<file path="flow/run.sh">
#!/bin/bash
# the make line also repeats each setting of config.mk as NAME=value (left out here)
make -C /OpenROAD-flow-scripts/flow DESIGN_CONFIG=/design/flow/config.mk WORK_HOME=/design/flow/orfs CLKGATE_MAP_FILE= finish
</file>
<file path="flow/design.v">
module AFH_map_table(
A,
O
);
input [6:0] A;
output [6:0] O;
assign O = ~A;
endmodule
module div(
clk, rstz,
div_en_p,
dividend,
divisor,
result_o
);
input clk, rstz;
input div_en_p;
input [24:0] dividend;
input [6:0] divisor;
output [49:0] result_o;
parameter IDLE=2'h0, DIVON=2'h1, DIVEnd=2'h2;
reg [1:0] cs, ns;
wire [25:0] div_temp;
reg [50:0] op_dividend;
reg [4:0] divcnt;
always @(posedge clk or negedge rstz)
begin
  if (!rstz)
    begin
      op_dividend <= 0;
      divcnt <=0;
    end  
  else if (div_en_p && (cs==IDLE))
    begin
      op_dividend <= {25'b0,dividend[24:0],1'b0};
      divcnt <=0;
    end  
  else if (cs==DIVON)
    begin
      op_dividend <= div_temp[25] ? {op_dividend[49:0],1'b0} : {div_temp[24:0],op_dividend[24:0],1'b1};
      divcnt <= divcnt + 1'b1;
    end  
end
reg [49:0] result_o;
always @(posedge clk or negedge rstz)
begin
  if (!rstz)
    result_o <= 0;
  else if (cs==DIVEnd)
    result_o <= {op_dividend[50:26],op_dividend[24:0]};   
end
assign div_temp = {1'b0, op_dividend[49:25]} - {1'b0, divisor};
always @(posedge clk or negedge rstz)
begin
  if (!rstz)
    cs <= 0;
  else 
    cs <= ns;
end
always @*
begin
  ns = cs;
  case(cs)
    IDLE:
      begin
        if (div_en_p) ns = DIVON;
      end
    DIVON:
      begin
        if (divcnt==5'd24) ns = DIVEnd;
      end  
    DIVEnd:
      ns = IDLE;  
  endcase
end
endmodule
module hopkernal(
rstz,
X, A, C,
B,
D,
E, F, Fprime,
Y1,
Y2,
regi_AFH_channel_map,
regi_AFH_N,
fk
);
input rstz;
input [4:0] X, C;
input [4:0] A;
input [3:0] B;
input [8:0] D;
input [6:0] E, F, Fprime;
input Y1;
input [5:0] Y2;
input [79:0] regi_AFH_channel_map;
input [6:0] regi_AFH_N;
output [6:0] fk;
wire [4:0] Zprime = X + A;
wire [4:0] Z;
assign Z[0] = B[0] ^ Zprime[0];
assign Z[1] = B[1] ^ Zprime[1];
assign Z[2] = B[2] ^ Zprime[2];
assign Z[3] = B[3] ^ Zprime[3];
assign Z[4] =  Zprime[4];
wire [4:0] stage1_z, stage2_z, stage3_z, stage4_z, stage5_z, stage6_z, stage7_z;
wire [13:0] P = {C[4:0] ^ {5{Y1}}, D[8:0]};
assign stage1_z[1] = P[13] ? Z[2] : Z[1];
assign stage1_z[2] = P[13] ? Z[1] : Z[2];
assign stage1_z[0] = P[12] ? Z[3] : Z[0];
assign stage1_z[3] = P[12] ? Z[0] : Z[3];
assign stage1_z[4] = Z[4];
assign stage2_z[1] = P[11] ? stage1_z[3] : stage1_z[1];
assign stage2_z[3] = P[11] ? stage1_z[1] : stage1_z[3];
assign stage2_z[2] = P[10] ? stage1_z[4] : stage1_z[2];
assign stage2_z[4] = P[10] ? stage1_z[2] : stage1_z[4];
assign stage2_z[0] = stage1_z[0];
assign stage3_z[0] = P[9] ? stage2_z[3] : stage2_z[0];
assign stage3_z[3] = P[9] ? stage2_z[0] : stage2_z[3];
assign stage3_z[1] = P[8] ? stage2_z[4] : stage2_z[1];
assign stage3_z[4] = P[8] ? stage2_z[1] : stage2_z[4];
assign stage3_z[2] = stage2_z[2];
assign stage4_z[3] = P[7] ? stage3_z[4] : stage3_z[3];
assign stage4_z[4] = P[7] ? stage3_z[3] : stage3_z[4];
assign stage4_z[0] = P[6] ? stage3_z[2] : stage3_z[0];
assign stage4_z[2] = P[6] ? stage3_z[0] : stage3_z[2];
assign stage4_z[1] = stage3_z[1];
assign stage5_z[1] = P[5] ? stage4_z[3] : stage4_z[1];
assign stage5_z[3] = P[5] ? stage4_z[1] : stage4_z[3];
assign stage5_z[0] = P[4] ? stage4_z[4] : stage4_z[0];
assign stage5_z[4] = P[4] ? stage4_z[0] : stage4_z[4];
assign stage5_z[2] = stage4_z[2];
assign stage6_z[3] = P[3] ? stage5_z[4] : stage5_z[3];
assign stage6_z[4] = P[3] ? stage5_z[3] : stage5_z[4];
assign stage6_z[1] = P[2] ? stage5_z[2] : stage5_z[1];
assign stage6_z[2] = P[2] ? stage5_z[1] : stage5_z[2];
assign stage6_z[0] = stage5_z[0];
assign stage7_z[2] = P[1] ? stage6_z[3] : stage6_z[2];
assign stage7_z[3] = P[1] ? stage6_z[2] : stage6_z[3];
assign stage7_z[0] = P[0] ? stage6_z[1] : stage6_z[0];
assign stage7_z[1] = P[0] ? stage6_z[0] : stage6_z[1];
assign stage7_z[4] = stage6_z[4];
wire [6:0] em79 = E[6:0] > 7'd78 ? E[6:0]-7'd79 : E[6:0];
wire [7:0] tmp1 = em79 + F[6:0];  
wire [7:0] tmp1m79 = tmp1[7:0] > 8'd78 ? tmp1[7:0]-8'd79 : tmp1[7:0];   
wire [7:0] tmp2 = tmp1m79[6:0] + stage7_z[4:0] + Y2;                    
wire [6:0] adder2m79 = tmp2 > 7'd78 ? tmp2-7'd79 : tmp2[6:0];
wire rfchused = regi_AFH_channel_map[adder2m79[6:0]];
wire [6:0] emN = {2'b0,E[6:0]} >= {regi_AFH_N,2'b0}                 ? {2'b0,E[6:0]} - {regi_AFH_N,2'b0} :
                 {2'b0,E[6:0]} >= ({regi_AFH_N,1'b0}+regi_AFH_N) ? {2'b0,E[6:0]} - ({regi_AFH_N,1'b0}+regi_AFH_N) :
                 {1'b0,E[6:0]} >= {regi_AFH_N,1'b0}                 ? {1'b0,E[6:0]} - {regi_AFH_N,1'b0} :
                 E[6:0] >= regi_AFH_N                              ? E[6:0]-regi_AFH_N : E[6:0];
wire [7:0] tmp1N = emN + Fprime[6:0];  
wire [7:0] tmp1mN = tmp1N[7:0] >= regi_AFH_N ? tmp1N[7:0]-regi_AFH_N : tmp1N[7:0];   
wire [4:0] a7zmN = {2'b0,stage7_z[4:0]} >= regi_AFH_N ? {2'b0,stage7_z[4:0]} - regi_AFH_N : stage7_z[4:0];  
wire [7:0] tmp2N = tmp1mN[6:0] + a7zmN + Y2;                                      
wire [6:0] adder2mN = tmp2N >= regi_AFH_N ? tmp2N-regi_AFH_N : tmp2N[6:0];
wire [6:0] kprimem = adder2mN;
wire [6:0] fkprime, basicfk;
AFH_map_table AFH_map_table_u(
.A(kprimem),
.O(fkprime)
);
assign basicfk = (adder2m79<=7'd39) ? {adder2m79[5:0], 1'b0} : {(adder2m79-7'd40), 1'b1};
assign fk = rfchused ? basicfk : fkprime;
endmodule
module hopctrlwd(
clk_6M, rstz, p_033us,
mpr_Y,
counter_clkN1, counter_clkE1,
psrxfhs_succ_p,
psrxfhs,
pstxid,
m_tslot_p, ms_tslot_p,
ps_N_incr_p,
pageAB_2Npage_count, 
Atrain,
regi_interlace_offset, regi_page_k_nudge,
regi_AFH_mode,
regi_AFH_N,
ps, gips, is, giis, page, inquiry, mpr, spr, ir, conns,
prs_clock_frozen, prm_clock_frozen,
CLK, CLKE, CLKN, BD_ADDR,
counter_isFHS,
Xprm, Xir, Xprs,
X,
Y1,
Y2,
A,
B,
C,
D,
E, F, Fprime
);
input clk_6M, rstz, p_033us;
input mpr_Y;
input [5:0] counter_clkN1;
input [5:0] counter_clkE1;
input psrxfhs_succ_p;
input psrxfhs;
input pstxid;
input m_tslot_p, ms_tslot_p;
input ps_N_incr_p;
input [3:0] pageAB_2Npage_count;
input Atrain;
input [4:0] regi_interlace_offset, regi_page_k_nudge;
input regi_AFH_mode;
input [6:0] regi_AFH_N;
input ps, gips, is, giis, page, inquiry, mpr, spr, ir, conns;
input prs_clock_frozen, prm_clock_frozen;
input [27:0] CLK, CLKE, CLKN, BD_ADDR;
input [4:0] counter_isFHS;
output [4:0] Xprm, Xir, Xprs;
output [4:0] X;
output Y1;
output [5:0] Y2;
output [4:0] A;
output [3:0] B;
output [4:0] C;
output [8:0] D;
output [6:0] E, F, Fprime;
wire [1:0] k_nudge;
wire [4:0] k_offset;
reg [27:0] CLKN_frozen, CLKE_frozen;
reg [4:0] k_offset_frozen;
reg [4:0] k_nudge_frozen;
always @(posedge clk_6M or negedge rstz)
begin
  if (!rstz)
    begin
     CLKN_frozen <= 0;
    end 
  else if (!prs_clock_frozen)
    begin
     CLKN_frozen <= CLKN;
    end 
end
always @(posedge clk_6M or negedge rstz)
begin
  if (!rstz)
    begin
     CLKE_frozen <= 0;
     k_offset_frozen <= 0;
     k_nudge_frozen <= 0;
    end 
  else if (!prm_clock_frozen)
    begin
     CLKE_frozen <= CLKE;
     k_offset_frozen <= k_offset;
     k_nudge_frozen <= k_nudge;
    end 
end
assign k_nudge = regi_page_k_nudge;  
assign k_offset = Atrain ? 5'd24 : 5'd8;
wire [3:0] xpt = {CLKE[4:2],CLKE[0]} - CLKE[16:12];    
wire [4:0] Xp = CLKE[16:12] + k_offset + k_nudge + xpt ;   
wire [4:0] Xprs = CLKN_frozen[16:12] + counter_clkN1[5:1];
wire [3:0] xprmt = {CLKE_frozen[4:2],CLKE_frozen[0]} - CLKE_frozen[16:12];
wire [4:0] Xprm = CLKE_frozen[16:12] + k_offset_frozen + k_nudge_frozen + xprmt + counter_clkE1[5:1];
wire [3:0] xit = {CLKN[4:2],CLKN[0]} - CLKN[16:12];
wire [4:0] Xi = CLKN[16:12] + k_offset + k_nudge + xit ;
wire [4:0] Xir = CLKN[16:12] + counter_isFHS ;
assign X = ({5{ps}}      & CLKN[16:12]) |     
           ({5{gips}}    & (CLKN[16:12]+regi_interlace_offset)) |   
           ({5{is}}      & Xir[4:0]) |        
           ({5{giis}}    & (Xir[4:0]+regi_interlace_offset)) |      
           ({5{page}}    & Xp[4:0]) |
           ({5{inquiry}} & Xi[4:0]) |
           ({5{mpr}}     & Xprm[4:0]) |    
           ({5{spr}}     & Xprs[4:0]) |    
           ({5{ir}}      & Xir[4:0]) |     
           ({5{conns}}   & CLK[6:2]);      
wire spr_Y = pstxid | (psrxfhs ? 1'b0 : counter_clkN1[0]);
assign Y1 =({1{page}}    & CLKE[1]) |
           ({1{inquiry}} & CLKN[1]) |
           ({1{mpr}}     & mpr_Y  ) |   
           ({1{spr}}     & spr_Y  ) |   
           ({1{ir}}      & 1'b1) |     
           ({1{conns}}   & (CLK[1]&(!regi_AFH_mode)) );      
assign Y2 =({6{page}}    & {CLKE[1],5'b0}) |
           ({6{inquiry}} & {CLKN[1],5'b0}) |
           ({6{mpr}}     & {mpr_Y  ,5'b0}) |   
           ({6{spr}}     & {spr_Y  ,5'b0}) |   
           ({6{ir}}      & {1'b1   ,5'b0}) |     
           ({6{conns}}   & {(CLK[1]&(!regi_AFH_mode)) ,5'b0});      
assign A = ({5{ps}}      & BD_ADDR[27:23]) |     
           ({5{gips}}    & BD_ADDR[27:23]) |   
           ({5{is}}      & BD_ADDR[27:23]) |        
           ({5{giis}}    & BD_ADDR[27:23]) |      
           ({5{page}}    & BD_ADDR[27:23]) |
           ({5{inquiry}} & BD_ADDR[27:23]) |
           ({5{mpr}}     & BD_ADDR[27:23]) |    
           ({5{spr}}     & BD_ADDR[27:23]) |    
           ({5{ir}}      & BD_ADDR[27:23]) |     
           ({5{conns}}   & BD_ADDR[27:23] ^ CLK[25:21]);      
assign B = BD_ADDR[22:19];
assign C = ({5{ps}}      & {BD_ADDR[8],BD_ADDR[6],BD_ADDR[4],BD_ADDR[2],BD_ADDR[0]}) |     
           ({5{gips}}    & {BD_ADDR[8],BD_ADDR[6],BD_ADDR[4],BD_ADDR[2],BD_ADDR[0]}) |   
           ({5{is}}      & {BD_ADDR[8],BD_ADDR[6],BD_ADDR[4],BD_ADDR[2],BD_ADDR[0]}) |        
           ({5{giis}}    & {BD_ADDR[8],BD_ADDR[6],BD_ADDR[4],BD_ADDR[2],BD_ADDR[0]}) |      
           ({5{page}}    & {BD_ADDR[8],BD_ADDR[6],BD_ADDR[4],BD_ADDR[2],BD_ADDR[0]}) |
           ({5{inquiry}} & {BD_ADDR[8],BD_ADDR[6],BD_ADDR[4],BD_ADDR[2],BD_ADDR[0]}) |
           ({5{mpr}}     & {BD_ADDR[8],BD_ADDR[6],BD_ADDR[4],BD_ADDR[2],BD_ADDR[0]}) |    
           ({5{spr}}     & {BD_ADDR[8],BD_ADDR[6],BD_ADDR[4],BD_ADDR[2],BD_ADDR[0]}) |    
           ({5{ir}}      & {BD_ADDR[8],BD_ADDR[6],BD_ADDR[4],BD_ADDR[2],BD_ADDR[0]}) |     
           ({5{conns}}   & {BD_ADDR[8],BD_ADDR[6],BD_ADDR[4],BD_ADDR[2],BD_ADDR[0]} ^ CLK[20:16]);      
assign D = ({9{ps}}      & BD_ADDR[18:10]) |     
           ({9{gips}}    & BD_ADDR[18:10]) |   
           ({9{is}}      & BD_ADDR[18:10]) |        
           ({9{giis}}    & BD_ADDR[18:10]) |      
           ({9{page}}    & BD_ADDR[18:10]) |
           ({9{inquiry}} & BD_ADDR[18:10]) |
           ({9{mpr}}     & BD_ADDR[18:10]) |    
           ({9{spr}}     & BD_ADDR[18:10]) |    
           ({9{ir}}      & BD_ADDR[18:10]) |     
           ({9{conns}}   & (BD_ADDR[18:10] ^ CLK[15:7]));      
assign E = {BD_ADDR[13],BD_ADDR[11],BD_ADDR[9],BD_ADDR[7],BD_ADDR[5],BD_ADDR[3],BD_ADDR[1]};           
reg div_en_p;
always @(posedge clk_6M or negedge rstz)
begin
  if (!rstz)
     div_en_p <= 0;
  else 
     div_en_p <= (CLK[6:0]==7'hff) & ms_tslot_p;
end
wire divffclk = clk_6M;
wire [24:0] Ft, nc1;
div mod79_F(
.clk      (divffclk                   ),
.rstz     (rstz                       ),
.div_en_p (div_en_p                   ),
.dividend ({CLK[27:7],4'b0}           ),
.divisor  (7'd79                      ),
.result_o ({Ft[24:0],nc1[24:0]}       )
);
assign F = ({7{conns}} & Ft[6:0]);
wire [24:0] Fprimet, nc2;
div mod79_Fprime(
.clk      (divffclk                   ),
.rstz     (rstz                       ),
.div_en_p (div_en_p                   ),
.dividend ({CLK[27:7],4'b0}           ),
.divisor  (regi_AFH_N                 ),
.result_o ({Fprimet[24:0],nc2[24:0]}  )
);
assign Fprime = ({7{conns}} & Fprimet[6:0]);
endmodule
module fkctrl(
clk_6M, rstz,
regi_isMaster,
ir,
psrxfhs_succ_p,
fk_page,
page,
ps_pagerespTO,
scancase,
m_half_tslot_p,
mpr,
m_tslot_p,
connsnewslave, connsnewmaster,
CLKN, CLKE, CLK,
txbit_period, rxbit_period,
fkset_p,   
ps, pstxid, psrxfhs, psackfhs, pagetxfhs, pagetmp, pagerxackfhs ,
corre_threshold,
counter_clkN1,
counter_clkE1,
fk_pstxid,
fk_psrxfhs,
fk_psackfhs,
fk_connsnewslave, fk_connsnewmaster,
fk_pagetxfhs,
fk_pagerxackfhs,
fk_spr, fk_mpr,
fk_chg_p, fk_chg_p_ff
);
input clk_6M, rstz;
input regi_isMaster;
input ir;
input psrxfhs_succ_p;
input fk_page;
input page;
input ps_pagerespTO;
input scancase;
input m_half_tslot_p;
input mpr;
input m_tslot_p;
input connsnewslave, connsnewmaster;
input [27:0] CLKN, CLKE, CLK;
input txbit_period, rxbit_period;
input fkset_p;   
input ps, pstxid, psrxfhs, psackfhs, pagetxfhs, pagetmp, pagerxackfhs ;
input corre_threshold;
output [5:0] counter_clkN1;
output [5:0] counter_clkE1;
output fk_pstxid;
output fk_psrxfhs;
output fk_psackfhs;
output fk_connsnewslave, fk_connsnewmaster;
output fk_pagetxfhs;
output fk_pagerxackfhs;
output fk_spr, fk_mpr;
output fk_chg_p, fk_chg_p_ff;
assign fk_spr = fk_pstxid | fk_psrxfhs | fk_psackfhs;
assign fk_mpr = fk_pagetxfhs | fk_pagerxackfhs;
wire ir_fkset_p = regi_isMaster ? fkset_p & !ir : fkset_p;
wire fk_chg_p = ((!(txbit_period | rxbit_period)) & ir_fkset_p);  
wire psrxfhs_fk_chg_p = fk_psrxfhs & fkset_p;
wire scancase_fk_chg_p = (scancase) & fkset_p;
reg fk_chg_p_ff;
always @(posedge clk_6M or negedge rstz)
begin
  if (!rstz)
     fk_chg_p_ff <= 0;
  else 
     fk_chg_p_ff <= fk_chg_p | scancase_fk_chg_p | psrxfhs_fk_chg_p;
end
reg fk_pstxid;
always @(posedge clk_6M or negedge rstz)
begin
  if (!rstz)
     fk_pstxid <= 0;
  else if (ps & corre_threshold & fkset_p)   
     fk_pstxid <= 1'b1;
  else if (pstxid & fk_chg_p)
     fk_pstxid <= 1'b0;
end
reg fk_psrxfhs;
always @(posedge clk_6M or negedge rstz)
begin
  if (!rstz)
     fk_psrxfhs <= 0;
  else if (pstxid & fk_chg_p)
     fk_psrxfhs <= 1'b1;
  else if ((psrxfhs & corre_threshold & fk_chg_p) | ps_pagerespTO)
     fk_psrxfhs <= 1'b0;
end
reg fk_psackfhs;
always @(posedge clk_6M or negedge rstz)
begin
  if (!rstz)
     fk_psackfhs <= 0;
  else if (psrxfhs & corre_threshold & fk_chg_p)
     fk_psackfhs <= 1'b1;
  else if (psackfhs & fk_chg_p & CLKN[0])
     fk_psackfhs <= 1'b0;
end
reg fk_connsnewslave;
always @(posedge clk_6M or negedge rstz)
begin
  if (!rstz)
     fk_connsnewslave <= 0;
  else if (psackfhs & fk_chg_p & CLKN[0])
     fk_connsnewslave <= 1'b1;
  else if (connsnewslave & fk_chg_p & CLK[0])   
     fk_connsnewslave <= 1'b0;
end
reg fk_pagetxfhs;
always @(posedge clk_6M or negedge rstz)
begin
  if (!rstz)
     fk_pagetxfhs <= 0;
  else if ( (pagetmp & fk_chg_p) | (pagerxackfhs & !corre_threshold & fk_chg_p) )
     fk_pagetxfhs <= 1'b1;
  else if ((pagetxfhs & fk_chg_p) | fk_page)
     fk_pagetxfhs <= 1'b0;
end
reg fk_pagerxackfhs;
always @(posedge clk_6M or negedge rstz)
begin
  if (!rstz)
     fk_pagerxackfhs <= 0;
  else if (pagetxfhs & fk_chg_p)
     fk_pagerxackfhs <= 1'b1;
  else if (pagerxackfhs & fk_chg_p & CLKE[0])
     fk_pagerxackfhs <= 1'b0;
end
reg fk_connsnewmaster;
always @(posedge clk_6M or negedge rstz)
begin
  if (!rstz)
     fk_connsnewmaster <= 0;
  else if (pagerxackfhs & corre_threshold & m_half_tslot_p)   
     fk_connsnewmaster <= 1'b1;
  else if ((connsnewmaster & fk_chg_p & CLK[0]) | page )  
     fk_connsnewmaster <= 1'b0;
end
wire ps_N_incr_p = (pstxid & fk_chg_p) | ((psrxfhs|psackfhs) & fkset_p & CLKN[0]);
reg [5:0] counter_clkN1;
always @(posedge clk_6M or negedge rstz)
begin
  if (!rstz)
    begin
     counter_clkN1 <= 0;
    end 
  else if (ps & corre_threshold & fkset_p)   
    begin
     counter_clkN1 <= 6'h1;
    end 
  else if (psrxfhs_succ_p)
     counter_clkN1 <= {counter_clkN1[5:1],1'b0};
  else if (ps_N_incr_p)
    begin
     counter_clkN1 <= counter_clkN1+1'b1;
    end 
end
wire page_N_incr_p = fk_chg_p & CLKE[0] & (pagetxfhs | pagerxackfhs);
reg [5:0] counter_clkE1;
always @(posedge clk_6M or negedge rstz)
begin
  if (!rstz)
    begin
     counter_clkE1 <= 0;
    end 
  else if (!fk_mpr)   
    begin
     counter_clkE1 <= 6'd0;
    end 
  else if (page_N_incr_p)  
    begin
     counter_clkE1 <= counter_clkE1+1'b1;
    end 
end
endmodule
module hopselection(
clk_6M, rstz, p_033us,
regi_isMaster,
ps_pagerespTO,
fk_page,
scancase,
m_half_tslot_p,
connsnewslave, connsnewmaster,
txbit_period, rxbit_period,
fkset_p,   
psackfhs, pagetxfhs, pagetmp, pagerxackfhs ,
corre_threshold,
psrxfhs_succ_p,
psrxfhs,
pstxid,
m_tslot_p, ms_tslot_p,
ps_N_incr_p,
pageAB_2Npage_count, 
Atrain,
regi_interlace_offset, regi_page_k_nudge,
regi_AFH_mode,
regi_AFH_N, regi_AFH_channel_map,
ps, gips, is, giis, page, inquiry, mpr, spr, ir, conns,
prs_clock_frozen, prm_clock_frozen,
CLK, CLKE, CLKN, BD_ADDR,
counter_isFHS,
fk,
fk_chg_p, fk_chg_p_ff,
fk_pstxid
);
input clk_6M, rstz, p_033us;
input regi_isMaster;
input ps_pagerespTO;
input fk_page;
input scancase;
input m_half_tslot_p;
input connsnewslave, connsnewmaster;
input txbit_period, rxbit_period;
input fkset_p;   
input psackfhs, pagetxfhs, pagetmp, pagerxackfhs ;
input corre_threshold;
wire [5:0] counter_clkN1;
wire [5:0] counter_clkE1;
input psrxfhs_succ_p;
input psrxfhs;
input pstxid;
input m_tslot_p, ms_tslot_p;
input ps_N_incr_p;
input [3:0] pageAB_2Npage_count;
input Atrain;
input [4:0] regi_interlace_offset, regi_page_k_nudge;
input regi_AFH_mode;
input [6:0] regi_AFH_N;
input [79:0] regi_AFH_channel_map;
input ps, gips, is, giis, page, inquiry, mpr, spr, ir, conns;
input prs_clock_frozen, prm_clock_frozen;
input [27:0] CLK, CLKE, CLKN, BD_ADDR;
input [4:0] counter_isFHS;
output [6:0] fk;
output fk_chg_p, fk_chg_p_ff;
output fk_pstxid;
wire [4:0] Xprm, Xir, Xprs;
wire [4:0] X;
wire Y1;
wire [5:0] Y2;
wire [4:0] A;
wire [3:0] B;
wire [4:0] C;
wire [8:0] D;
wire [6:0] E, F, Fprime;
wire fk_connsnewslave, fk_connsnewmaster;
wire fk_conns = conns | fk_connsnewslave | fk_connsnewmaster;
wire [27:0] fk_CLK = fk_conns ? CLK + 1'b1 : CLK;
wire [27:0] fk_CLKE = CLKE + 1'b1;
wire [27:0] fk_CLKN = CLKN + 1'b1;
hopctrlwd hopctrlwd_u(
.clk_6M               (clk_6M               ), 
.rstz                 (rstz                 ), 
.p_033us              (p_033us              ),
.mpr_Y                (counter_clkE1[0]     ),
.counter_clkN1        (counter_clkN1        ),  
.counter_clkE1        (counter_clkE1        ),       
.psrxfhs_succ_p       (psrxfhs_succ_p       ),
.psrxfhs              (fk_psrxfhs              ),
.pstxid               (fk_pstxid               ),
.m_tslot_p            (m_tslot_p            ),
.ms_tslot_p           (ms_tslot_p           ),
.ps_N_incr_p          (ps_N_incr_p          ),
.pageAB_2Npage_count  (pageAB_2Npage_count  ), 
.Atrain               (Atrain               ),
.regi_interlace_offset(regi_interlace_offset),
.regi_page_k_nudge    (regi_page_k_nudge    ),
.regi_AFH_mode        (regi_AFH_mode        ),
.regi_AFH_N           (regi_AFH_N           ),
.ps                   (ps                   ), 
.gips                 (gips                 ), 
.is                   (is                   ), 
.giis                 (giis                 ), 
.page                 (fk_page                 ), 
.inquiry              (inquiry              ), 
.mpr                  (fk_mpr                  ), 
.spr                  (fk_spr                  ), 
.ir                   (ir                   ), 
.conns                (fk_conns                ),
.prs_clock_frozen     (prs_clock_frozen     ), 
.prm_clock_frozen     (prm_clock_frozen     ),
.CLK                  (fk_CLK                  ), 
.CLKE                 (fk_CLKE                 ), 
.CLKN                 (fk_CLKN                 ), 
.BD_ADDR              (BD_ADDR          ),
.counter_isFHS        (counter_isFHS        ),
.Xprm                 (Xprm                 ), 
.Xir                  (Xir                  ),
.Xprs                 (Xprs                 ), 
.X                    (X                    ),
.Y1                   (Y1                   ),
.Y2                   (Y2                   ),
.A                    (A                    ),
.B                    (B                    ),
.C                    (C                    ),
.D                    (D                    ),
.E                    (E                    ), 
.F                    (F                    ), 
.Fprime               (Fprime               )
);
hopkernal hopkernal_u(
.rstz                (rstz                ),
.X                   (X                   ), 
.A                   (A                   ), 
.C                   (C                   ),
.B                   (B                   ),
.D                   (D                   ),
.E                   (E                   ), 
.F                   (F                   ),
.Fprime              (Fprime              ),
.Y1                  (Y1                  ),
.Y2                  (Y2                  ),
.regi_AFH_channel_map(regi_AFH_channel_map),
.regi_AFH_N          (regi_AFH_N          ),
.fk                  (fk                  )
);
fkctrl fkctrl_u(
.clk_6M         (clk_6M         ), 
.rstz           (rstz           ),
.regi_isMaster  (regi_isMaster  ),
.ir             (ir             ),
.psrxfhs_succ_p (psrxfhs_succ_p ),
.fk_page        (fk_page        ),
.page           (page           ),
.ps_pagerespTO  (ps_pagerespTO  ),
.scancase       (scancase       ),
.m_half_tslot_p (m_half_tslot_p ),
.mpr            (mpr            ),
.m_tslot_p      (m_tslot_p      ),
.connsnewslave  (connsnewslave  ),
.connsnewmaster (connsnewmaster ),
.CLKN           (CLKN           ),
.CLKE           (CLKE           ),
.CLK            (CLK            ),
.txbit_period   (txbit_period   ), 
.rxbit_period   (rxbit_period   ),
.fkset_p        (fkset_p        ),   
.ps             (ps             ), 
.pstxid         (pstxid         ), 
.psrxfhs        (psrxfhs        ), 
.psackfhs       (psackfhs       ), 
.pagetxfhs      (pagetxfhs      ), 
.pagetmp        (pagetmp        ), 
.pagerxackfhs   (pagerxackfhs   ),
.corre_threshold(corre_threshold),
.counter_clkN1   (counter_clkN1   ),
.counter_clkE1   (counter_clkE1   ),
.fk_pstxid       (fk_pstxid       ),
.fk_psrxfhs      (fk_psrxfhs      ),
.fk_psackfhs     (fk_psackfhs     ),
.fk_connsnewslave(fk_connsnewslave),
.fk_connsnewmaster(fk_connsnewmaster),
.fk_pagetxfhs    (fk_pagetxfhs    ),
.fk_pagerxackfhs (fk_pagerxackfhs ),
.fk_spr          (fk_spr          ),
.fk_mpr          (fk_mpr          ),
.fk_chg_p        (fk_chg_p        ),
.fk_chg_p_ff     (fk_chg_p_ff     )
);
endmodule
</file>
<file path="flow/constraint.sdc">
create_clock -name core_clock -period 16.6 [get_ports {clk_6M}]
set_input_delay 3.3200 -clock core_clock [delete_from_list [all_inputs] [get_ports {clk_6M}]]
set_output_delay 3.3200 -clock core_clock [all_outputs]
set_load 0.01 [all_outputs]
</file>
<file path="flow/config.mk">
export PLATFORM = sky130hd
export DESIGN_NAME = hopselection
export DESIGN_NICKNAME = hopselection
export VERILOG_FILES = /design/flow/design.v
export SDC_FILE = /design/flow/constraint.sdc
export NUM_CORES = 4
export LEC_CHECK = 0
export CAP_MARGIN = 0
export CELL_PAD_IN_SITES_GLOBAL_PLACEMENT = 0
export CORE_MARGIN = 4
export CORE_UTILIZATION = 40
export CTS_CLUSTER_DIAMETER = 375
export CTS_CLUSTER_SIZE = 83
export MAX_ROUTING_LAYER = met4
export PLACE_DENSITY = 0.91
export SETUP_SLACK_MARGIN = 3.08
export SLEW_MARGIN = 20
export TNS_END_PERCENT = 55
</file>
==> flow_metrics.env, run 1 <==
# implementation run metrics
export IMPL_outcome="complete, but fails checks"
export IMPL_so_violations="setup timing"
export IMPL_required_ns=13.28
export IMPL_yosys_area_share_simple=0.1669
export IMPL_logic_family="AND-OR/OR-AND gates"
export IMPL_ys_types=94
export IMPL_critPathArrivalTime_ns=13.72
export IMPL_drt_pass1_iterations=6
export IMPL_fp_util=0.4069
export IMPL_worst_slew_pin_slew_ns=0.9302
export IMPL_path_max_fanout=5
export IMPL_stdcell_area_um2=23100
export IMPL_synth_edff_count=0
export IMPL_finalHoldViolCount=0
export IMPL_drc_errors=0
export IMPL_area_growth_pct=31.18
export IMPL_use_met2=0.4144
export IMPL_io_pins=266
export IMPL_p_int_mw=2.124
export IMPL_cp_num_buf_inv=10
export IMPL_hold_class="flop to flop"
export IMPL_r2r_start="hopctrlwd_u.mod79_Fprime.op_dividend[26]$_DFFE_PN0P_"
export IMPL_synth_nets=2404
export IMPL_top_usage_layer="met2"
export IMPL_cp_common_cell="a21o_1"
export IMPL_slowest_stage="fa_1"
export IMPL_layout_min_cycle_time_ns=17.04
export IMPL_row_count=76
export IMPL_ys_sh_xor=0.1059
export IMPL_async_flop_share=1.000
export IMPL_r2r_cells=13
export IMPL_wl_per_cell_um=18.83
export IMPL_vias_per_cell=5.772
export IMPL_setup_viol=7
export IMPL_vdd_drop_max_uv=266.3
export IMPL_drt_iter0_markers=1170
export IMPL_ys_seq_elements=169
export IMPL_comb_cell_power_mw=2.66
export IMPL_cts_tree="yes"
export IMPL_ys_sh_aoi=0.1706
export IMPL_openroad_warnings=70
export IMPL_cap_violations=0
export IMPL_cts_max_path_buffers=2
export IMPL_pwr_share_clk=0.118
export IMPL_maxSlewHeadroom=0.3799
export IMPL_die_h_um=217.8
export IMPL_root_buffer="clkbuf_16"
export IMPL_clock_latency_ns=0.44
export IMPL_holdBufCountCts=0
export IMPL_start_kind="input pin"
export IMPL_top_cells_by_area="dfrtp_1, ha_1, xnor2_1, mux2i_1, mux4_2"
export IMPL_antenna_found_initial=12
export IMPL_postSynthSeqShare=0.2403
export IMPL_top_area_frac=0.2374
export IMPL_skew_ns=0.01118
export IMPL_cp_depth=50
export IMPL_crit_type="input pin to output pin"
export IMPL_yosysMostFrequentCell="dfrtp_1"
export IMPL_nets=2787
export IMPL_placed_area_um2=21870
export IMPL_crit_end="fk[2]"
export IMPL_dpl_hpwl_um=43070
export IMPL_grtUsageTotal=0.2348
export IMPL_core_area_um2=43270
export IMPL_setup_ws_ns=-0.4417
export IMPL_hold_depth=2
export IMPL_path_clk_slew_ns=0.07
export IMPL_yosys_area_um2=17610
export IMPL_crit_family="AND-OR/OR-AND gates"
export IMPL_combPwrFrac=0.760
export IMPL_die_x_um=217.8
export IMPL_p_clk_uw=412
export IMPL_place_ws_ns=-1.277
export IMPL_use_met1=0.2552
export IMPL_yosys_stat_cells=1974
export IMPL_port_buffers=231
export IMPL_synthCells=1974
export IMPL_maxSlewViolCount=0
export IMPL_min_to="hopctrlwd_u.k_offset_frozen[3]$_DFFE_PN0N_"
export IMPL_p_sw_mw=1.375
export IMPL_grt_max_degree=98
export IMPL_reg2reg_to="hopctrlwd_u.mod79_Fprime.op_dividend[43]$_DFFE_PN0P_"
export IMPL_syn_area_um2=17610
export IMPL_dr_total_vias=17130
export IMPL_top_cells_by_count="dfrtp_1, nor2_1, ha_1, nand2_1, xnor2_1"
export IMPL_syn_avg_cell_area_um2=8.919
export IMPL_yosysWarnings=10
export IMPL_min_from="hopctrlwd_u.k_offset_frozen[3]$_DFFE_PN0N_"
export IMPL_dieArea_um2=47440
export IMPL_use_met3=0.05518
export IMPL_ff_type="dfrtp_1"
export IMPL_synth_area_leader_cell="dfrtp_1"
export IMPL_cts_buffers=17
export IMPL_grt_pass1_wl_um=89180
export IMPL_regToRegSetupSlack_ns=13.06
export IMPL_grt_ovfl_total=0
export IMPL_pwr_share_seq=0.123
export IMPL_wl_um=55880
export IMPL_netSwitchingFraction=0.3930
export IMPL_power_density_nw_per_um2=151.5
export IMPL_fin_crit_sh=1.027
export IMPL_seq_power_uw=429
export IMPL_rsz0062_at_grt="true"
export IMPL_fin_cells=2967
export IMPL_numClockSinks=169
export IMPL_top_power_group="combinational logic"
export IMPL_h_tree_depth=4
export IMPL_dp_cells=2884
export IMPL_mux_area_frac=0.1357
export IMPL_startpoint="CLKE[4]"
export IMPL_grt_pass1_vias=18000
export IMPL_end_kind="output pin"
export IMPL_cpPeakStageDelay_ns=0.57
export IMPL_fmax_ghz=0.05868
export IMPL_synth_adder_area_share=0.1369
export IMPL_gp_congestion=0.9597
export IMPL_antenna_left=0
export IMPL_leakagePower_nw=9.846
[cell type report]
cell class                      count  area, µm²
Clock inverter                     13      158.9
Inverter                          119      446.7
Sequential cell                   169       4234
Fill cell                        3639      20170
Tap cell                          585      732.0
Multi-Input combinational cell   1604      13140
Clock buffer                       19      442.9
Antenna cell                       12      30.03
Timing Repair Buffer              446       3916
[routing by layer]
metal	vias up	part of all wire
met5	-	0
met4	0	0.045
met3	168	0.088
met2	796	0.50
met1	8207	0.37
li1	7954	-
[through the flow]
| stage | hold slack (ns) | power [mW] | utilization | setup TNS, ns |
|---|---|---|---|---|
| 2_1_floorplan | 0.4369 | 1.888 | - | 0 |
| 3_3_place_gp | 0.4514 | 2.733 | 0.5055 | -6.516 |
| 3_5_place_dp | 0.4699 | 2.812 | 0.5055 | -8.532 |
| 4_1_cts | 0.4899 | 3.418 | 0.5291 | -1.364 |
| 5_1_grt | 0.5177 | 3.704 | 0.5338 | -5.812 |
| 6_report | 0.4911 | 3.499 | 0.5338 | -2.738 |
[repair_timing]
action / CTS / global route
setup endpoints to repair: 7 / 7
pin swaps: 42 / 34
gates resized: 158 / 37
hold endpoints to repair: 0 / 0
buffers inserted: 29 / 10
==> inputs of run 2 (changes only) <==
ABC_AREA = 1   (was default)
CAP_MARGIN = 10   (was 0)
CELL_PAD_IN_SITES_GLOBAL_PLACEMENT = default   (was 0)
CORE_MARGIN = 2   (was 4)
CORE_UTILIZATION = 72   (was 40)
CTS_CLUSTER_DIAMETER = 322   (was 375)
CTS_CLUSTER_SIZE = 52   (was 83)
MAX_ROUTING_LAYER = default   (was met4)
PLACE_DENSITY = 0.6   (was 0.91)
SETUP_SLACK_MARGIN = -0.79   (was 3.08)
TNS_END_PERCENT = default   (was 55)
clock period = 13.6 ns   (was 16.6 ns; I/O delays follow)
==> run 2 against run 1 <==
Net effect: the flow now stops in clock tree synthesis; die size down 47%; area after synthesis decreased by 1.8%; synthesized cell count rose by 28%.
==> flow_metrics.env, run 2 <==
# yosys + openroad results
export IMPL_outcome="stopped before the end"
export IMPL_lastStage="clock tree synthesis"
export IMPL_tool_error="[ERROR DPL-0033] detailed placement checks failed during check placement."
export IMPL_syn_avg_cell_area_um2=6.820
export IMPL_ff_type="dfrtp_1"
export IMPL_die_x_um=158.9
export IMPL_synth_area_leader_cell="dfrtp_1"
export IMPL_postSynthSeqShare=0.2448
export IMPL_synth_adder_area_share=0.1394
export IMPL_synthCells=2534
export IMPL_top_cells_by_area="dfrtp_1, nand2_1, ha_1, inv_1, nand3_1"
export IMPL_core_area_um2=23540
export IMPL_yosys_area_um2=17280
export IMPL_top_cells_by_count="nand2_1, inv_1, nand3_1"
export IMPL_dpl_hpwl_um=47770
export IMPL_yosys_area_share_simple=0.2689
export IMPL_yosys_stat_cells=2534
export IMPL_yosysWarnings=10
export IMPL_syn_area_um2=17280
export IMPL_yosysMostFrequentCell="nand2_1"
export IMPL_logic_family="simple AND/OR/NAND/NOR gates"
export IMPL_place_ws_ns=-2.218
export IMPL_io_pins=266
export IMPL_synth_edff_count=0
export IMPL_top_area_frac=0.2418
export IMPL_synth_nets=2964
export IMPL_ys_types=59
export IMPL_ys_sh_aoi=0.1534
export IMPL_gp_congestion=1.062
export IMPL_dp_cells=3282
export IMPL_ys_seq_elements=169
export IMPL_port_buffers=231
export IMPL_row_count=56
export IMPL_die_h_um=158.9
export IMPL_ys_sh_xor=0.07464
export IMPL_async_flop_share=1.000
export IMPL_dieArea_um2=25260
export IMPL_fp_util=0.7341
export IMPL_mux_area_frac=0
-- run 2: stage by stage --
stage | utilization | total power [mW] | setup TNS [ns] | hold slack [ns] | cell area [µm²]
after detailed placement | 0.9207 | 3.190 | -15.34 | 0.4620 | 21670
after global placement | 0.9207 | 3.029 | -10.05 | 0.4482 | 21670
after floorplan | - | 2.059 | -1.482 | 0.4361 | 17280
==> inputs of run 3 (changes only) <==
CAP_MARGIN = 0   (was 10)
CELL_PAD_IN_SITES_DETAIL_PLACEMENT = 2   (was default)
CELL_PAD_IN_SITES_GLOBAL_PLACEMENT = 0   (was default)
CORE_MARGIN = 4   (was 2)
CORE_UTILIZATION = 40   (was 72)
CTS_CLUSTER_DIAMETER = 72   (was 322)
CTS_CLUSTER_SIZE = 83   (was 52)
MAX_ROUTING_LAYER = met4   (was default)
PLACE_DENSITY = default   (was 0.6)
PLACE_DENSITY_LB_ADDON = 0.12   (was default)
SETUP_SLACK_MARGIN = 3.08   (was -0.79)
TNS_END_PERCENT = 50   (was default)
clock period = 18.1 ns   (was 13.6 ns; I/O delays follow)
==> run 3 against run 2 <==
Net effect: the run again fails in clock tree synthesis; synthesized cell count did not move; area after synthesis did not move; die size rose by 84%.
==> flow_metrics.env, run 3 <==
# yosys + openroad results
export IMPL_outcome="stopped before the end"
export IMPL_lastStage="clock tree synthesis"
export IMPL_tool_error="[ERROR DPL-0033] detailed placement checks failed during check placement."
export IMPL_syn_area_um2=17280
export IMPL_top_cells_by_area="dfrtp_1, nand2_1, ha_1, inv_1, nand3_1"
export IMPL_dpl_hpwl_um=86910
export IMPL_gp_congestion=0.9169
export IMPL_synth_area_leader_cell="dfrtp_1"
export IMPL_top_cells_by_count="nand2_1, inv_1, nand3_1"
export IMPL_row_count=75
export IMPL_synth_adder_area_share=0.1394
export IMPL_die_x_um=215.9
export IMPL_ys_types=59
export IMPL_io_pins=266
export IMPL_async_flop_share=1.000
export IMPL_synthCells=2534
export IMPL_yosys_area_share_simple=0.2689
export IMPL_placed_area_um2=20370
export IMPL_logic_family="simple AND/OR/NAND/NOR gates"
export IMPL_syn_avg_cell_area_um2=6.820
export IMPL_top_area_frac=0.2418
export IMPL_postSynthSeqShare=0.2448
export IMPL_yosys_stat_cells=2534
export IMPL_place_ws_ns=-2.137
export IMPL_ys_sh_xor=0.07464
export IMPL_dieArea_um2=46600
export IMPL_ff_type="dfrtp_1"
export IMPL_core_area_um2=42320
export IMPL_ys_seq_elements=169
export IMPL_synth_nets=2964
export IMPL_yosysMostFrequentCell="nand2_1"
export IMPL_mux_area_frac=0
export IMPL_yosys_area_um2=17280
export IMPL_die_h_um=215.9
export IMPL_yosysWarnings=10
export IMPL_ys_sh_aoi=0.1534
export IMPL_port_buffers=231
export IMPL_synth_edff_count=0
export IMPL_fp_util=0.4084
run 3: metrics by stage:
step	instances	util
3_5_place_dp	3307	0.4812
3_3_place_gp	3307	0.4812
2_1_floorplan	2534	-
==> inputs of run 4 (changes only) <==
ABC_AREA = default   (was 1)
CAP_MARGIN = 20   (was 0)
CELL_PAD_IN_SITES_DETAIL_PLACEMENT = default   (was 2)
CELL_PAD_IN_SITES_GLOBAL_PLACEMENT = default   (was 0)
CORE_MARGIN = 2   (was 4)
CORE_UTILIZATION = 70   (was 40)
CTS_CLUSTER_DIAMETER = 362   (was 72)
CTS_CLUSTER_SIZE = 14   (was 83)
MAX_ROUTING_LAYER = default   (was met4)
PLACE_DENSITY_LB_ADDON = default   (was 0.12)
SETUP_SLACK_MARGIN = -1.19   (was 3.08)
TNS_END_PERCENT = default   (was 50)
clock period = 13.0 ns   (was 18.1 ns; I/O delays follow)
==> run 4 against run 3 <==
Net effect: the run fails in global routing; die size decreased by 43%; area after synthesis grew 1.9%; synthesized cell count down 22%.
==> flow_metrics.env, run 4 <==
# yosys + openroad results
export IMPL_top_cells_by_count="dfrtp_1, nor2_1, ha_1, nand2_1, xnor2_1"
export IMPL_h_tree_depth=4
export IMPL_yosys_stat_cells=1974
export IMPL_io_pins=266
export IMPL_ys_sh_xor=0.1059
export IMPL_synthCells=1974
export IMPL_top_cells_by_area="dfrtp_1, ha_1, xnor2_1, mux2i_1, mux4_2"
export IMPL_logic_family="AND-OR/OR-AND gates"
export IMPL_numClockSinks=169
export IMPL_synth_adder_area_share=0.1369
export IMPL_synth_area_leader_cell="dfrtp_1"
export IMPL_grtUsageTotal=0.8638
export IMPL_fp_util=0.7053
export IMPL_ff_type="dfrtp_1"
export IMPL_die_h_um=162.6
export IMPL_postSynthSeqShare=0.2403
export IMPL_async_flop_share=1.000
export IMPL_gp_congestion=0.9953
export IMPL_dpl_hpwl_um=48210
export IMPL_core_area_um2=24960
export IMPL_top_area_frac=0.2374
export IMPL_dieArea_um2=26440
export IMPL_syn_area_um2=17610
export IMPL_ys_types=94
export IMPL_mux_area_frac=0.1357
export IMPL_yosys_area_share_simple=0.1669
export IMPL_cts_max_path_buffers=2
export IMPL_cts_buffers=17
export IMPL_yosysWarnings=10
export IMPL_syn_avg_cell_area_um2=8.919
export IMPL_synth_nets=2404
export IMPL_die_x_um=162.6
export IMPL_ys_sh_aoi=0.1706
export IMPL_port_buffers=231
export IMPL_root_buffer="clkbuf_16"
export IMPL_yosysMostFrequentCell="dfrtp_1"
export IMPL_synth_edff_count=0
export IMPL_ys_seq_elements=169
export IMPL_row_count=58
export IMPL_tool_error="[ERROR GRT-0116] Global routing finished with congestion. Check the congestion regions in the DRC Viewer."
export IMPL_grt_ovfl_total=563
export IMPL_lastStage="global routing"
export IMPL_outcome="stopped before the end"
export IMPL_yosys_area_um2=17610
==> run 4: metrics by stage <==
step	hold WS, ns	total power [mW]	worst slack [ns]	cells	area [µm²]
4_1_cts	0.4934	4.532	-2.602	2904	24300
3_5_place_dp	0.4770	3.726	-3.799	2818	22960
2_1_floorplan	0.4369	2.410	-1.654	1974	17830
3_3_place_gp	0.4576	3.481	-2.842	2818	22960
==> run 4: per-layer routing <==
| metal | global-route usage | overflow |
|---|---|---|
| met5 | 0.4545 | 2 |
| met3 | 0.7189 | 25 |
| met1 | 0.8096 | 11 |
| met2 | 1.038 | 363 |
| met4 | 0.9469 | 162 |
==> run 4: repair_timing <==
item	CTS
setup buffers	56
setup endpoints to repair	7
hold buffers	0
pin swaps	71
resized	189
==> inputs of run 5 (changes only) <==
ABC_AREA = 1   (was default)
CAP_MARGIN = 0   (was 20)
CELL_PAD_IN_SITES_DETAIL_PLACEMENT = 2   (was default)
CELL_PAD_IN_SITES_GLOBAL_PLACEMENT = 0   (was default)
CORE_MARGIN = 4   (was 2)
CORE_UTILIZATION = 40   (was 70)
CTS_CLUSTER_DIAMETER = 72   (was 362)
CTS_CLUSTER_SIZE = 83   (was 14)
HOLD_SLACK_MARGIN = 0.11   (was default)
MAX_ROUTING_LAYER = met4   (was default)
PLACE_DENSITY_LB_ADDON = 0.12   (was default)
SETUP_SLACK_MARGIN = 3.08   (was -1.19)
TNS_END_PERCENT = 85   (was default)
clock period = 16.6 ns   (was 13.0 ns; I/O delays follow)
==> run 5 against run 4 <==
Net effect: the flow stops in clock tree synthesis; synthesized cell count grew 28%; die size grew 76%; area after synthesis down 1.8%.
==> flow_metrics.env, run 5 <==
# yosys + openroad results
export IMPL_place_ws_ns=-2.111
export IMPL_top_cells_by_count="nand2_1, inv_1, nand3_1"
export IMPL_dp_cells=3325
export IMPL_port_buffers=231
export IMPL_ys_sh_aoi=0.1534
export IMPL_die_x_um=215.9
export IMPL_synth_adder_area_share=0.1394
export IMPL_synthCells=2534
export IMPL_gp_congestion=0.9326
export IMPL_yosys_stat_cells=2534
export IMPL_postSynthSeqShare=0.2448
export IMPL_dpl_hpwl_um=87770
export IMPL_syn_area_um2=17280
export IMPL_synth_nets=2964
export IMPL_placed_area_um2=20500
export IMPL_yosysMostFrequentCell="nand2_1"
export IMPL_yosys_area_share_simple=0.2689
export IMPL_mux_area_frac=0
export IMPL_top_cells_by_area="dfrtp_1, nand2_1, ha_1, inv_1, nand3_1"
export IMPL_ys_seq_elements=169
export IMPL_yosysWarnings=10
export IMPL_ff_type="dfrtp_1"
export IMPL_async_flop_share=1.000
export IMPL_die_h_um=215.9
export IMPL_fp_util=0.4084
export IMPL_io_pins=266
export IMPL_ys_types=59
export IMPL_top_area_frac=0.2418
export IMPL_row_count=75
export IMPL_lastStage="clock tree synthesis"
export IMPL_tool_error="[ERROR DPL-0033] detailed placement checks failed during check placement."
export IMPL_synth_edff_count=0
export IMPL_syn_avg_cell_area_um2=6.820
export IMPL_yosys_area_um2=17280
export IMPL_ys_sh_xor=0.07464
export IMPL_synth_area_leader_cell="dfrtp_1"
export IMPL_outcome="stopped before the end"
export IMPL_core_area_um2=42320
export IMPL_logic_family="simple AND/OR/NAND/NOR gates"
export IMPL_dieArea_um2=46600
[run 5: metrics by stage]
stage,total power [mW],setup TNS [ns],hold WS (ns)
global placement,2.283,0,0.4508
floorplan,1.766,0,0.4361
detailed placement,2.872,-14.22,0.4826
==> inputs of run 6 (changes only) <==
ABC_AREA = default   (was 1)
CAP_MARGIN = 20   (was 0)
CELL_PAD_IN_SITES_DETAIL_PLACEMENT = default   (was 2)
CELL_PAD_IN_SITES_GLOBAL_PLACEMENT = default   (was 0)
CORE_MARGIN = 2   (was 4)
CORE_UTILIZATION = 65   (was 40)
CTS_CLUSTER_DIAMETER = default   (was 72)
CTS_CLUSTER_SIZE = default   (was 83)
HOLD_SLACK_MARGIN = default   (was 0.11)
PLACE_DENSITY = 0.6   (was default)
PLACE_DENSITY_LB_ADDON = default   (was 0.12)
SETUP_SLACK_MARGIN = default   (was 3.08)
TNS_END_PERCENT = default   (was 85)
clock period = 19.6 ns   (was 16.6 ns; I/O delays follow)
==> run 6 against run 5 <==
Net effect: the run now finishes clean; synthesized cell count decreased by 22%; area after synthesis increased by 1.9%; die size decreased by 39%.
==> flow_metrics.env, run 6 <==
# implementation run metrics
export IMPL_outcome="complete, no violations"
export IMPL_maxSlewHeadroom=0.2616
export IMPL_drt_iter0_markers=1163
export IMPL_ys_sh_xor=0.1059
export IMPL_ys_seq_elements=169
export IMPL_finalHoldViolCount=0
export IMPL_synthCells=1974
export IMPL_drc_errors=0
export IMPL_hold_class="flop to flop"
export IMPL_top_usage_layer="met2"
export IMPL_yosysWarnings=10
export IMPL_end_kind="output pin"
export IMPL_reg2reg_to="hopctrlwd_u.mod79_Fprime.op_dividend[47]$_DFFE_PN0P_"
export IMPL_comb_cell_power_mw=1.75
export IMPL_cts_tree="yes"
export IMPL_h_tree_depth=4
export IMPL_cp_depth=56
export IMPL_fp_util=0.6570
export IMPL_async_flop_share=1.000
export IMPL_setup_viol=0
export IMPL_setup_tns_ns=0
export IMPL_p_sw_mw=1.031
export IMPL_synth_adder_area_share=0.1369
export IMPL_root_buffer="clkbuf_16"
export IMPL_io_pins=266
export IMPL_vdd_drop_max_uv=135.6
export IMPL_ys_sh_aoi=0.1706
export IMPL_wl_um=48160
export IMPL_fin_crit_sh=0.9798
export IMPL_mux_area_frac=0.1357
export IMPL_postSynthSeqShare=0.2403
export IMPL_dpl_hpwl_um=36290
export IMPL_use_met1=0.4301
export IMPL_gp_congestion=0.9656
export IMPL_min_to="hopctrlwd_u.k_offset_frozen[3]$_DFFE_PN0N_"
export IMPL_die_x_um=168.6
export IMPL_top_cells_by_area="dfrtp_1, ha_1, xnor2_1, mux2i_1, mux4_2"
export IMPL_netSwitchingFraction=0.4201
export IMPL_cts_buffers=17
export IMPL_synth_area_leader_cell="dfrtp_1"
export IMPL_yosys_area_um2=17610
export IMPL_die_h_um=168.6
export IMPL_yosys_area_share_simple=0.1669
export IMPL_area_growth_pct=20.72
export IMPL_power_density_nw_per_um2=115.5
export IMPL_cap_violations=0
export IMPL_drt_pass1_iterations=5
export IMPL_vias_per_cell=6.270
export IMPL_synth_nets=2404
export IMPL_grt_ovfl_total=0
export IMPL_syn_area_um2=17610
export IMPL_use_met2=0.6033
export IMPL_grt_max_degree=98
export IMPL_fin_cells=2554
export IMPL_syn_avg_cell_area_um2=8.919
export IMPL_ff_type="dfrtp_1"
export IMPL_row_count=60
export IMPL_crit_family="AND-OR/OR-AND gates"
export IMPL_pwr_share_clk=0.138
export IMPL_rsz0062_at_grt="true"
export IMPL_combPwrFrac=0.714
export IMPL_worst_slew_pin_slew_ns=1.096
export IMPL_regToRegSetupSlack_ns=16.05
export IMPL_hold_depth=2
export IMPL_grt_pass1_wl_um=77350
export IMPL_yosysMostFrequentCell="dfrtp_1"
export IMPL_cpPeakStageDelay_ns=0.53
export IMPL_grtUsageTotal=0.3437
export IMPL_yosys_stat_cells=1974
export IMPL_slowest_stage="or4_1"
export IMPL_dieArea_um2=28420
export IMPL_logic_family="AND-OR/OR-AND gates"
export IMPL_antenna_found_initial=0
export IMPL_fillers=1887
export IMPL_grt_pass1_vias=15690
export IMPL_leakagePower_nw=9.023
export IMPL_required_ns=15.68
export IMPL_pwr_share_seq=0.148
export IMPL_p_int_mw=1.424
export IMPL_cts_max_path_buffers=2
export IMPL_crit_end="fk[4]"
export IMPL_top_area_frac=0.2374
export IMPL_crit_type="input pin to output pin"
export IMPL_clock_latency_ns=0.45
export IMPL_dr_total_vias=16010
export IMPL_min_from="hopctrlwd_u.k_offset_frozen[3]$_DFFE_PN0N_"
export IMPL_synth_edff_count=0
export IMPL_ys_types=94
export IMPL_nets=2630
export IMPL_port_buffers=231
export IMPL_maxSlewViolCount=0
export IMPL_holdWs_ns=0.4754
export IMPL_openroad_warnings=70
export IMPL_dp_cells=2508
export IMPL_r2r_cells=15
export IMPL_num_antenna_cells=0
export IMPL_seq_power_uw=363
export IMPL_use_met3=0.03671
export IMPL_startpoint="CLKE[1]"
export IMPL_top_cells_by_count="dfrtp_1, nor2_1, ha_1, nand2_1, xnor2_1"
export IMPL_antenna_left=0
export IMPL_path_clk_slew_ns=0.08
export IMPL_top_power_group="combinational logic"
export IMPL_p_clk_uw=339
export IMPL_path_max_fanout=8
export IMPL_core_area_um2=26800
export IMPL_start_kind="input pin"
export IMPL_numClockSinks=169
export IMPL_fmax_ghz=0.05207
export IMPL_r2r_start="hopctrlwd_u.mod79_Fprime.op_dividend[25]$_DFFE_PN0P_"
export IMPL_skew_ns=0.01402
export IMPL_cp_num_buf_inv=9
export IMPL_wl_per_cell_um=18.86
export IMPL_layout_min_cycle_time_ns=19.20
export IMPL_critPathArrivalTime_ns=15.28
run 6: final cells by class:
type / count / area (µm²) / share of cell area
inverter: 119 / 446.7 / 0.02101
clock inverter: 14 / 150.1 / 0.007064
sequential: 169 / 4234 / 0.1992
clock buffer: 18 / 439.2 / 0.02066
tap: 341 / 426.7 / 0.02007
multi-input combinational: 1604 / 12800 / 0.6023
timing repair buffer: 289 / 2756 / 0.1297
run 6: what timing repair did:
item / in CTS / in global routing
setup endpoints to repair: 7 / 7
setup buffers: 0 / 14
gates resized: 10 / 39
hold buffers: 0 / 0
pin swaps: 2 / 19
run 6: per-layer routing:
| metal | wire length [µm] | vias up |
|---|---|---|
| met3 | 2570 | 75 |
| met4 | 921 | 0 |
| met5 | 0 | - |
| li1 | - | 7636 |
| met1 | 19940 | 7764 |
| met2 | 24720 | 539 |
run 6: stage by stage:
step	utilization	power (mW)	setup slack [ns]	cell area (µm²)
after global routing	0.7931	2.612	-0.1475	21260
after floorplan	-	1.485	1.456	17610
after global placement	0.7603	1.942	0.1174	20380
final	0.7931	2.455	0.3967	21260
after CTS	0.7839	2.344	0.01440	21010
after detailed placement	0.7603	1.985	-0.1455	20380
==> inputs of run 7 (changes only) <==
CORE_UTILIZATION = 70   (was 65)
CTS_CLUSTER_SIZE = 39   (was default)
MAX_ROUTING_LAYER = default   (was met4)
PLACE_DENSITY = default   (was 0.6)
clock period = 14.9 ns   (was 19.6 ns; I/O delays follow)
==> run 7 against run 6 <==
Net effect: the flow now stops in global routing; synthesized cell count did not move; area after synthesis did not move; die size fell by 7.0%.
==> flow_metrics.env, run 7 <==
# yosys + openroad results
export IMPL_outcome="stopped before the end"
export IMPL_lastStage="global routing"
export IMPL_tool_error="[ERROR GRT-0232] Routing congestion too high. Check the congestion heatmap in the GUI."
export IMPL_gp_congestion=0.9629
export IMPL_cts_max_path_buffers=2
export IMPL_fp_util=0.7053
export IMPL_logic_family="AND-OR/OR-AND gates"
export IMPL_row_count=58
export IMPL_ys_types=94
export IMPL_h_tree_depth=4
export IMPL_ys_sh_aoi=0.1706
export IMPL_holdBufCountCts=0
export IMPL_cts_buffers=17
export IMPL_synth_adder_area_share=0.1369
export IMPL_grtUsageTotal=0.7567
export IMPL_dpl_hpwl_um=44530
export IMPL_port_buffers=231
export IMPL_root_buffer="clkbuf_16"
export IMPL_ys_sh_xor=0.1059
export IMPL_synth_area_leader_cell="dfrtp_1"
export IMPL_ff_type="dfrtp_1"
export IMPL_top_cells_by_area="dfrtp_1, ha_1, xnor2_1, mux2i_1, mux4_2"
export IMPL_yosysWarnings=10
export IMPL_top_cells_by_count="dfrtp_1, nor2_1, ha_1, nand2_1, xnor2_1"
export IMPL_yosys_area_um2=17610
export IMPL_dieArea_um2=26440
export IMPL_core_area_um2=24960
export IMPL_syn_avg_cell_area_um2=8.919
export IMPL_mux_area_frac=0.1357
export IMPL_syn_area_um2=17610
export IMPL_synthCells=1974
export IMPL_die_x_um=162.6
export IMPL_postSynthSeqShare=0.2403
export IMPL_grt_ovfl_total=149
export IMPL_top_area_frac=0.2374
export IMPL_synth_nets=2404
export IMPL_yosys_area_share_simple=0.1669
export IMPL_die_h_um=162.6
export IMPL_yosys_stat_cells=1974
export IMPL_io_pins=266
export IMPL_numClockSinks=169
export IMPL_synth_edff_count=0
export IMPL_placed_area_um2=22090
export IMPL_yosysMostFrequentCell="dfrtp_1"
export IMPL_ys_seq_elements=169
export IMPL_async_flop_share=1.000
==> run 7: stage by stage <==
stage	power [mW]	setup TNS, ns	worst slack [ns]	cells
2_1_floorplan	2.103	-2.823	-0.5140	1974
3_3_place_gp	3.029	-13.42	-2.026	2701
3_5_place_dp	3.212	-17.27	-2.569	2701
4_1_cts	3.879	-10.72	-1.576	2770
==> run 7: layer usage <==
layer / overflow / global-route usage
met1: 0 / 0.7339
met2: 74 / 0.9609
met3: 1 / 0.5579
met4: 74 / 0.8254
met5: 0 / 0.1705
==> run 7: what timing repair did <==
item	CTS
setup endpoints to repair	7
buffers inserted	37
pin swaps	73
resized	173
==> inputs of run 8 (changes only) <==
CTS_CLUSTER_SIZE = 14   (was 39)
clock period = 12.9 ns   (was 14.9 ns; I/O delays follow)
==> run 8 against run 7 <==
Net effect: the run again fails in global routing; area after synthesis did not move; die size did not move; synthesized cell count did not move.
==> flow_metrics.env, run 8 <==
# yosys + openroad results
export IMPL_outcome="stopped before the end"
export IMPL_lastStage="global routing"
export IMPL_tool_error="[ERROR GRT-0116] Global routing finished with congestion. Check the congestion regions in the DRC Viewer."
export IMPL_synth_adder_area_share=0.1369
export IMPL_dp_cells=2822
export IMPL_fp_util=0.7053
export IMPL_synth_edff_count=0
export IMPL_yosysMostFrequentCell="dfrtp_1"
export IMPL_holdBufCountCts=0
export IMPL_grt_ovfl_total=844
export IMPL_cts_max_path_buffers=2
export IMPL_top_cells_by_area="dfrtp_1, ha_1, xnor2_1, mux2i_1, mux4_2"
export IMPL_die_x_um=162.6
export IMPL_yosys_area_um2=17610
export IMPL_yosys_area_share_simple=0.1669
export IMPL_grtUsageTotal=0.9120
export IMPL_postSynthSeqShare=0.2403
export IMPL_synth_area_leader_cell="dfrtp_1"
export IMPL_ys_seq_elements=169
export IMPL_ys_sh_aoi=0.1706
export IMPL_yosys_stat_cells=1974
export IMPL_logic_family="AND-OR/OR-AND gates"
export IMPL_top_cells_by_count="dfrtp_1, nor2_1, ha_1, nand2_1, xnor2_1"
export IMPL_async_flop_share=1.000
export IMPL_row_count=58
export IMPL_mux_area_frac=0.1357
export IMPL_cts_buffers=17
export IMPL_synthCells=1974
export IMPL_syn_area_um2=17610
export IMPL_io_pins=266
export IMPL_yosysWarnings=10
export IMPL_synth_nets=2404
export IMPL_dpl_hpwl_um=48620
export IMPL_ff_type="dfrtp_1"
export IMPL_root_buffer="clkbuf_16"
export IMPL_placed_area_um2=22990
export IMPL_gp_congestion=0.9900
export IMPL_numClockSinks=169
export IMPL_ys_types=94
export IMPL_core_area_um2=24960
export IMPL_top_area_frac=0.2374
export IMPL_h_tree_depth=4
export IMPL_ys_sh_xor=0.1059
export IMPL_die_h_um=162.6
export IMPL_syn_avg_cell_area_um2=8.919
export IMPL_port_buffers=231
export IMPL_dieArea_um2=26440
## run 8: layer usage
metal  overflow  track usage
met1         18       0.8599
met2        541        1.086
met3         16       0.7675
met4        262        1.011
met5          7       0.4110
## run 8: per-stage QoR
stage                     worst slack, ns  total power, mW  utilization
after detailed placement           -3.732            3.759       0.9211
after CTS                          -2.583            4.716       0.9748
after floorplan                    -1.714            2.429            -
after global placement             -2.897            3.515       0.9211
## run 8: timing repair
item | CTS
buffers inserted | 37
gates resized | 199
endpoints found under the setup margin | 7
pin swaps | 75
==> inputs of run 9 (changes only) <==
CAP_MARGIN = 10   (was 20)
CORE_ASPECT_RATIO = 1.38   (was default)
CORE_MARGIN = 8   (was 2)
CORE_UTILIZATION = 66   (was 70)
CTS_CLUSTER_SIZE = 61   (was 14)
PLACE_DENSITY_LB_ADDON = 0.13   (was default)
clock period = 22.2 ns   (was 12.9 ns; I/O delays follow)
==> run 9 against run 8 <==
Net effect: the run now finishes clean; area after synthesis is the same; die size grew 22%; synthesized cell count is the same.
==> flow_metrics.env, run 9 <==
# implementation run metrics
export IMPL_combPwrFrac=0.694
export IMPL_path_clk_slew_ns=0.07
export IMPL_fin_crit_sh=0.9730
export IMPL_holdBufCountCts=0
export IMPL_yosys_stat_cells=1974
export IMPL_wl_per_cell_um=19.73
export IMPL_antenna_left=0
export IMPL_fp_util=0.6679
export IMPL_p_int_mw=1.197
export IMPL_wl_um=50090
export IMPL_maxSlewHeadroom=0.2567
export IMPL_grt_ovfl_total=0
export IMPL_critPathArrivalTime_ns=17.16
export IMPL_cts_buffers=17
export IMPL_dpl_hpwl_um=39590
export IMPL_antenna_found_initial=1
export IMPL_syn_area_um2=17610
export IMPL_finalHoldViolCount=0
export IMPL_async_flop_share=1.000
export IMPL_port_buffers=231
export IMPL_top_power_group="combinational logic"
export IMPL_startpoint="CLKN[1]"
export IMPL_yosysWarnings=10
export IMPL_layout_min_cycle_time_ns=21.60
export IMPL_clock_latency_ns=0.43
export IMPL_ys_types=94
export IMPL_setup_tns_ns=0
export IMPL_grtUsageTotal=0.3083
export IMPL_root_buffer="clkbuf_16"
export IMPL_path_max_fanout=7
export IMPL_drt_pass1_iterations=7
export IMPL_numClockSinks=169
export IMPL_pwr_share_clk=0.149
export IMPL_reg2reg_to="hopctrlwd_u.mod79_Fprime.op_dividend[44]$_DFFE_PN0P_"
export IMPL_worst_slew_pin_slew_ns=1.087
export IMPL_drc_errors=0
export IMPL_crit_end="fk[6]"
export IMPL_cap_violations=0
export IMPL_outcome="complete, no violations"
export IMPL_seq_power_uw=322
export IMPL_row_count=70
export IMPL_leakagePower_nw=8.757
export IMPL_pwr_share_seq=0.157
export IMPL_io_pins=266
export IMPL_min_to="hopctrlwd_u.k_offset_frozen[3]$_DFFE_PN0N_"
export IMPL_nets=2594
export IMPL_required_ns=17.76
export IMPL_top_cells_by_area="dfrtp_1, ha_1, xnor2_1, mux2i_1, mux4_2"
export IMPL_grt_pass1_wl_um=80470
export IMPL_p_clk_uw=304
export IMPL_p_sw_uw=846.9
export IMPL_fin_util=0.7916
export IMPL_end_kind="output pin"
export IMPL_hold_depth=2
export IMPL_cpPeakStageDelay_ns=0.72
export IMPL_fmax_ghz=0.04629
export IMPL_yosysMostFrequentCell="dfrtp_1"
export IMPL_synth_adder_area_share=0.1369
export IMPL_die_h_um=207.9
export IMPL_ys_seq_elements=169
export IMPL_skew_ns=0.007416
export IMPL_drt_iter0_markers=787
export IMPL_area_growth_pct=18.53
export IMPL_postSynthSeqShare=0.2403
export IMPL_synthCells=1974
export IMPL_r2r_cells=13
export IMPL_cts_tree="yes"
export IMPL_setup_viol=0
export IMPL_vias_per_cell=6.299
export IMPL_netSwitchingFraction=0.4144
export IMPL_top_cells_by_count="dfrtp_1, nor2_1, ha_1, nand2_1, xnor2_1"
export IMPL_top_area_frac=0.2374
export IMPL_die_x_um=155.0
export IMPL_crit_type="input pin to output pin"
export IMPL_grt_max_degree=78
export IMPL_vdd_drop_max_uv=118.3
export IMPL_mux_area_frac=0.1357
export IMPL_openroad_warnings=67
export IMPL_min_from="hopctrlwd_u.k_offset_frozen[3]$_DFFE_PN0N_"
export IMPL_comb_cell_power_mw=1.42
export IMPL_power_density_nw_per_um2=97.92
export IMPL_cp_num_buf_inv=9
export IMPL_syn_avg_cell_area_um2=8.919
export IMPL_slowest_stage="a222oi_1"
export IMPL_yosys_area_share_simple=0.1669
export IMPL_maxSlewViolCount=0
export IMPL_logic_family="AND-OR/OR-AND gates"
export IMPL_regToRegSetupSlack_ns=18.62
export IMPL_dr_total_vias=15990
export IMPL_synth_edff_count=0
export IMPL_grt_pass1_vias=16520
export IMPL_ys_sh_xor=0.1059
export IMPL_h_tree_depth=4
export IMPL_gp_congestion=1.021
export IMPL_r2r_start="hopctrlwd_u.mod79_Fprime.op_dividend[26]$_DFFE_PN0P_"
export IMPL_cp_common_cell="inv_1"
export IMPL_synth_area_leader_cell="dfrtp_1"
export IMPL_dieArea_um2=32230
export IMPL_cts_max_path_buffers=2
export IMPL_crit_family="AND-OR/OR-AND gates"
export IMPL_cp_depth=47
export IMPL_synth_nets=2404
export IMPL_yosys_area_um2=17610
export IMPL_ff_type="dfrtp_1"
export IMPL_ys_sh_aoi=0.1706
export IMPL_core_area_um2=26360
export IMPL_hold_class="flop to flop"
export IMPL_rsz0062_at_grt="false"
export IMPL_start_kind="input pin"
-- run 9: repair_timing --
action	4_1_cts	5_1_grt
hold endpoints to repair	0	0
setup endpoints to repair	0	4
buffers inserted	0	0
resized	0	4
-- run 9: cell type report --
class | instances | area [µm²]
antenna | 1 | 2.502
clock buffer | 23 | 498.0
clock inverter | 9 | 112.6
fill | 1843 | 5493
inverter | 119 | 446.7
multi-input combinational | 1604 | 12650
sequential | 169 | 4234
tap | 360 | 450.4
timing repair buffer | 253 | 2479
-- run 9: metal layers --
metal  vias to the layer above  wire length [µm]  global-route usage
li1                       7541                 -                   -
met1                      7684             18430              0.3282
met2                       590             25320              0.5432
met3                       172              3198             0.05875
met4                         0              3145              0.2064
met5                         -                 0                   0
-- run 9: through the flow --
stage | hold slack [ns] | power [mW] | setup slack [ns] | instances | cell area [µm²]
floorplan | 0.4369 | 1.311 | 3.016 | 1974 | 17610
global placement | 0.4557 | 1.682 | 0.9874 | 2505 | 20240
detailed placement | 0.4750 | 1.719 | 0.6624 | 2505 | 20240
CTS | 0.4901 | 2.031 | 0.6121 | 2537 | 20850
global route | 0.5039 | 2.176 | 0.04136 | 2538 | 20870
finish | 0.4879 | 2.044 | 0.5988 | 2538 | 20870
Power is estimated from default activity; no workload was simulated.
